==> flow/design.v (excerpt) <==
module maxfinder(clk, rst, start, x1, x2, x3, x4, eps, done, result);
input clk, start, rst;
input [4:0] x1, x2, x3, x4, eps;
output done;
output [4:0] result;
wire wen, wenep, sel, zer;
DataPath datapath(clk, rst, x1, x2, x3, x4, eps, wen, wenep, sel, zer, result);
controller con(clk, rst, start, zer, wen, wenep, sel, done);
endmodule
Size in the first run: roughly 1500 cells after synthesis, ~34 I/O pins, roughly 0.013 mm^2 of cells after synthesis.
Settings: LEC_CHECK=0, ABC_AREA=1, CAP_MARGIN=30, CELL_PAD_IN_SITES_DETAIL_PLACEMENT=2, CELL_PAD_IN_SITES_GLOBAL_PLACEMENT=2, CORE_ASPECT_RATIO=1.11, CORE_MARGIN=8, CORE_UTILIZATION=35, CTS_CLUSTER_DIAMETER=23, GPL_ROUTABILITY_DRIVEN=1, MAX_ROUTING_LAYER=met4, MIN_ROUTING_LAYER=met2, PLACE_DENSITY_LB_ADDON=0.19, SLEW_MARGIN=20, TNS_END_PERCENT=90; clock period 6.87 ns.
run.sh (not shown) runs the stock make flow with config.mk's settings and CLKGATE_MAP_FILE=.
Next try:
- CAP_MARGIN: 30 -> 5
- CORE_ASPECT_RATIO: 1.11 -> default
- CORE_MARGIN: 8 -> 9
- CORE_UTILIZATION: 35 -> 38
- CTS_CLUSTER_DIAMETER: 23 -> 95
- CTS_CLUSTER_SIZE: default -> 11
- GPL_ROUTABILITY_DRIVEN: 1 -> default
- GPL_TIMING_DRIVEN: default -> 0
- MAX_ROUTING_LAYER: met4 -> default
- PLACE_DENSITY_LB_ADDON: 0.19 -> default
- SLEW_MARGIN: 20 -> 10
- TNS_END_PERCENT: 90 -> default
- clock period: 6.87 -> 6.48 ns (I/O delays scaled with it)
After rerunning:
- die size went down by a few percent
- area after synthesis is unchanged
- cell count went up slightly
- power went up by a little under a tenth
Next try:
- ABC_AREA: 1 -> default
- CAP_MARGIN: 5 -> 20
- CELL_PAD_IN_SITES_DETAIL_PLACEMENT: 2 -> default
- CELL_PAD_IN_SITES_GLOBAL_PLACEMENT: 2 -> default
- CORE_MARGIN: 9 -> 2
- CORE_UTILIZATION: 38 -> 65
- CTS_CLUSTER_DIAMETER: 95 -> default
- CTS_CLUSTER_SIZE: 11 -> default
- GPL_TIMING_DRIVEN: 0 -> default
- MIN_ROUTING_LAYER: met2 -> default
- SLEW_MARGIN: 10 -> 20
- clock period: 6.48 -> 5.02 ns (I/O delays scaled with it)
=> Now the flow completed and failed the layout checks on setup timing. Global-route usage goes up by 0.90 points. Non-clock buffer count goes up by 137. Synthesized cell count came out lower by 10%. Setup slack gets worse by 0.92 ns. Count of clock-buffer cells in the layout fell by 7. Wire length shrinks by 18%. Flip-flop count is unchanged. Clock power rises by 28%. Total power is higher by 16%.
Next try:
- CORE_UTILIZATION: 65 -> 46
- clock period: 5.02 -> 6.57 ns (I/O delays scaled with it)
With this change the flow produced a clean layout; routed wire length shrinks by 15%; via count shrinks by 11%; design area shrinks by 13%; synthesized area is unchanged; setup slack gets better by 0.95 ns; cell count goes down by 4.1%; hold slack is about the same; critical path depth stays the same; utilization falls by 33 points; global-route usage fell by 13 points.
Next try:
- CORE_UTILIZATION: 46 -> 17
- clock period: 6.57 -> 9.49 ns (I/O delays scaled with it)
Design area grows by 4.7%.
Via count came out lower by 2.3%.
Worst hold slack barely changes.
Wire length falls by 2.8%.
Power is lower by 32%.
Fmax goes down by 3.0%.
Utilization came out lower by 32 points.
Clock-buffer cell count falls by 1.
Next try:
- CORE_UTILIZATION: 17 -> 40
- clock period: 9.49 -> 9.0 ns (I/O delays scaled with it)
Cell area drops by 5.4%.
Routed wire length climbs by 3.5%.
Clock skew barely changes.
Global-route usage climbs by 11 points.
Synthesized cell count does not change.
Non-clock buffer count stays the same.
Area after synthesis does not change.


maxfinder again, from the RTL that the note above started with.
==> flow/config.mk <==
export PLATFORM = sky130hd
export DESIGN_NAME = maxfinder
export DESIGN_NICKNAME = maxfinder
export VERILOG_FILES = /design/flow/design.v
export SDC_FILE = /design/flow/constraint.sdc
export NUM_CORES = 4
export LEC_CHECK = 0
export ABC_AREA = 1
export CAP_MARGIN = 20
export CORE_ASPECT_RATIO = 1.94
export CORE_MARGIN = 7
export CORE_UTILIZATION = 59
export CTS_CLUSTER_DIAMETER = 400
export CTS_CLUSTER_SIZE = 98
export GPL_ROUTABILITY_DRIVEN = 0
export SETUP_SLACK_MARGIN = 1.77
export SLEW_MARGIN = 0
export TNS_END_PERCENT = 20
==> flow/constraint.sdc <==
create_clock -name core_clock -period 9.0 [get_ports {clk}]
set_input_delay 1.8000 -clock core_clock [delete_from_list [all_inputs] [get_ports {clk}]]
set_output_delay 1.8000 -clock core_clock [all_outputs]
set_load 0.01 [all_outputs]
The starting point ran to the end with no violations.
Next try:
ABC_AREA = not set   (was 1)
CORE_ASPECT_RATIO = not set   (was 1.94)
CORE_MARGIN = 2   (was 7)
CORE_UTILIZATION = 40   (was 59)
CTS_CLUSTER_DIAMETER = 266   (was 400)
CTS_CLUSTER_SIZE = 99   (was 98)
SETUP_SLACK_MARGIN = not set   (was 1.77)
SLEW_MARGIN = 20   (was 0)
TNS_END_PERCENT = 15   (was 20)
=> Worst hold slack is about the same; global-route usage went down by 6.3 points; wire length falls by 5.4%; maximum frequency came out lower by 6.0%; first-iteration DRC count climbs by 12%; final area hardly moves.
Next try:
CTS_CLUSTER_DIAMETER = 394   (was 266)
CTS_CLUSTER_SIZE = 98   (was 99)
GPL_ROUTABILITY_DRIVEN = not set   (was 0)
SETUP_SLACK_MARGIN = 1.81   (was not set)
TNS_END_PERCENT = not set   (was 15)
Fmax does not change.
Global-route usage is unchanged.
Area after synthesis stays the same.
Worst setup slack stays the same.
Total power is unchanged.
Clock skew does not change.
Synthesized cell count stays the same.
Die size is unchanged.
Routed wire length does not change.
Next try:
ABC_AREA = 0   (was not set)
CORE_ASPECT_RATIO = 1.94   (was not set)
CORE_MARGIN = 7   (was 2)
CORE_UTILIZATION = 59   (was 40)
CTS_CLUSTER_DIAMETER = 400   (was 394)
GPL_ROUTABILITY_DRIVEN = 0   (was not set)
SETUP_SLACK_MARGIN = -0.17   (was 1.81)
SLEW_MARGIN = 0   (was 20)
TNS_END_PERCENT = 20   (was not set)
The new run finished with timing, DRC and antenna clean.
Final area falls by about 0.8%.
Worst setup slack degrades by 0.022 ns.
Global-route usage rose by 5.7 points.
Final cell count falls by about 7%.
Clock skew shrinks by 0.0048 ns.
Flip-flop count does not change.
Sequential power stays flat.
Area after synthesis does not change.


maxfinder again, from the RTL that the note above started with.
clock: 3.73 ns
lec_check: 0
abc_area: 1
cap_margin: 40
core_aspect_ratio: 1.37
core_margin: 2
core_utilization: 72
cts_cluster_diameter: 221
cts_cluster_size: 92
place_density: 0.35
setup_slack_margin: 0.72
slew_margin: 20
tns_end_percent: 5
The baseline stopped in 5_1_grt on GRT-0232.
==> next run, changes <==
- CAP_MARGIN: 40 -> 20
- CORE_ASPECT_RATIO: 1.37 -> default
- CTS_CLUSTER_DIAMETER: 221 -> 236
- CTS_CLUSTER_SIZE: 92 -> 74
- SETUP_SLACK_MARGIN: 0.72 -> default
- TNS_END_PERCENT: 5 -> default
- clock period: 3.73 -> 5.01 ns (I/O delays scaled with it)
Now the flow finished but failed the layout checks on setup timing.
Die size stays flat.
Synthesized cell count does not change.
Area after synthesis is unchanged.
==> next run, changes <==
- CTS_CLUSTER_DIAMETER: 236 -> 317
- PLACE_DENSITY: 0.35 -> 0.37
The new run produced a layout that fails on setup timing.
Total power stays the same.
Area after synthesis does not change.
Utilization is unchanged.
==> next run, changes <==
- CORE_UTILIZATION: 72 -> 68
- CTS_CLUSTER_DIAMETER: 317 -> 27
- HOLD_SLACK_MARGIN: default -> -0.09
- PLACE_DENSITY: 0.37 -> default
- SETUP_SLACK_MARGIN: default -> 1.36
Result: The changed run ran to the end with violations: setup timing; cell area came out higher by 1.4%; total power came out higher by 4.5%; routed wire length came out lower by 7.7%; non-clock buffer count came out lower by 35; die size came out higher by 5.7%; combinational power came out higher by about 3%.


Setup of build 51:
maxfinder again, from the RTL that the note above started with.
clock: 4.57 ns
lec_check: 0
abc_area: 1
cap_margin: 5
core_margin: 2
core_utilization: 72
cts_cluster_diameter: 360
cts_cluster_size: 59
place_density: 0.35
setup_slack_margin: -0.08
slew_margin: 20
Completing all stages was not enough for build 51: its layout failed the final checks because of capacitance limit, setup timing.
Relative to build 51, the following input files were edited for build 40:
--- a/flow/config.mk
+++ b/flow/config.mk
@@ -10,7 +10,7 @@
 export CORE_MARGIN = 2
 export CORE_UTILIZATION = 72
-export CTS_CLUSTER_DIAMETER = 360
-export CTS_CLUSTER_SIZE = 59
+export CTS_CLUSTER_DIAMETER = 236
+export CTS_CLUSTER_SIZE = 74
+export HOLD_SLACK_MARGIN = 0.07
 export PLACE_DENSITY = 0.35
-export SETUP_SLACK_MARGIN = -0.08
 export SLEW_MARGIN = 20
==> flow/constraint.sdc <==
create_clock -name core_clock -period 5.01 [get_ports {clk}]
set_input_delay 1.0020 -clock core_clock [delete_from_list [all_inputs] [get_ports {clk}]]
set_output_delay 1.0020 -clock core_clock [all_outputs]
set_load 0.01 [all_outputs]
==> comparison <==
The final report for build 40 shows a completed flow and a layout that fails verification, specifically setup timing. For the register-to-register slack, build 40 came in 0.76 ns higher than build 51 did. Between build 40 and build 51, final setup violation count is lower for build 40, build 51 comes in above that. [build 40 vs build 51] number of clock-tree buffers in the layout: higher in build 40. Summary — setup slack, build 40 relative to build 51: higher, by 0.76 ns. Looking at post-layout instance area across build 40 and build 51, the one that comes out lower is build 40. Looking at critical path capture point, the datapath.my_x3.reg0.out result is from build 40; the datapath.my_x4.reg0.out one comes from build 51. Build 40 ends up with lower total number of vias than build 51 does. From build 51 to build 40 the numbers moved as follows: core utilization dropped 4.5 points, proportion of power drawn by combinational gates dropped 2.6 points.
The following lists how build 54 was set up differently from build 40:
--- a/flow/config.mk
+++ b/flow/config.mk
@@ -10,7 +10,7 @@
 export CORE_MARGIN = 2
 export CORE_UTILIZATION = 72
-export CTS_CLUSTER_DIAMETER = 236
-export CTS_CLUSTER_SIZE = 74
-export HOLD_SLACK_MARGIN = 0.07
+export CTS_CLUSTER_DIAMETER = 26
+export CTS_CLUSTER_SIZE = 59
 export PLACE_DENSITY = 0.35
+export SETUP_SLACK_MARGIN = 1.48
 export SLEW_MARGIN = 20
==> flow/constraint.sdc <==
create_clock -name core_clock -period 5.73 [get_ports {clk}]
set_input_delay 1.1460 -clock core_clock [delete_from_list [all_inputs] [get_ports {clk}]]
set_output_delay 1.1460 -clock core_clock [all_outputs]
set_load 0.01 [all_outputs]
### Flow results
Build 40 had finished all stages when the layout checks came back failing, citing setup timing.
Build 54: no failed stages, no open violations at the end
Vias per cell (build 54 over build 40): decrease, about 2%
Max area of all placed cells without fillers across build 40 and build 54: build 40
Compared to build 40, build 54 leaves more free space in the core.
Input-level comparison between build 19 and build 54:
==> flow/config.mk <==
export PLATFORM = sky130hd
export DESIGN_NAME = maxfinder
export DESIGN_NICKNAME = maxfinder
export VERILOG_FILES = /design/flow/design.v
export SDC_FILE = /design/flow/constraint.sdc
export NUM_CORES = 4
export LEC_CHECK = 0
export CAP_MARGIN = 20
export CORE_MARGIN = 2
export CORE_UTILIZATION = 72
export PLACE_DENSITY = 0.67
export SLEW_MARGIN = 20
==> flow/constraint.sdc <==
create_clock -name core_clock -period 5.58 [get_ports {clk}]
set_input_delay 1.1160 -clock core_clock [delete_from_list [all_inputs] [get_ports {clk}]]
set_output_delay 1.1160 -clock core_clock [all_outputs]
set_load 0.01 [all_outputs]
## What came out
Completing all stages was not enough for build 19: its layout failed the final checks because of setup timing.
Build 19 ended up with datapath.PU3.reg4.reg1.out as its start point of the critical path; build 54 ended up with datapath.PU4.reg1.reg1.out.
Build 19 against build 54: xor/xnor share of the synthesized area higher; number of clock-tree buffers in the layout went up 3; global-route wire length before repair went down about 9%.
Going from build 54 to build 19, core utilization before placement went down by 0.24 points; worst setup slack decreased 0.69 ns; global-route usage over all layers moved down.
Summary: synthesized area, build 19 better than build 54
Power and IR drop assume default switching activity.
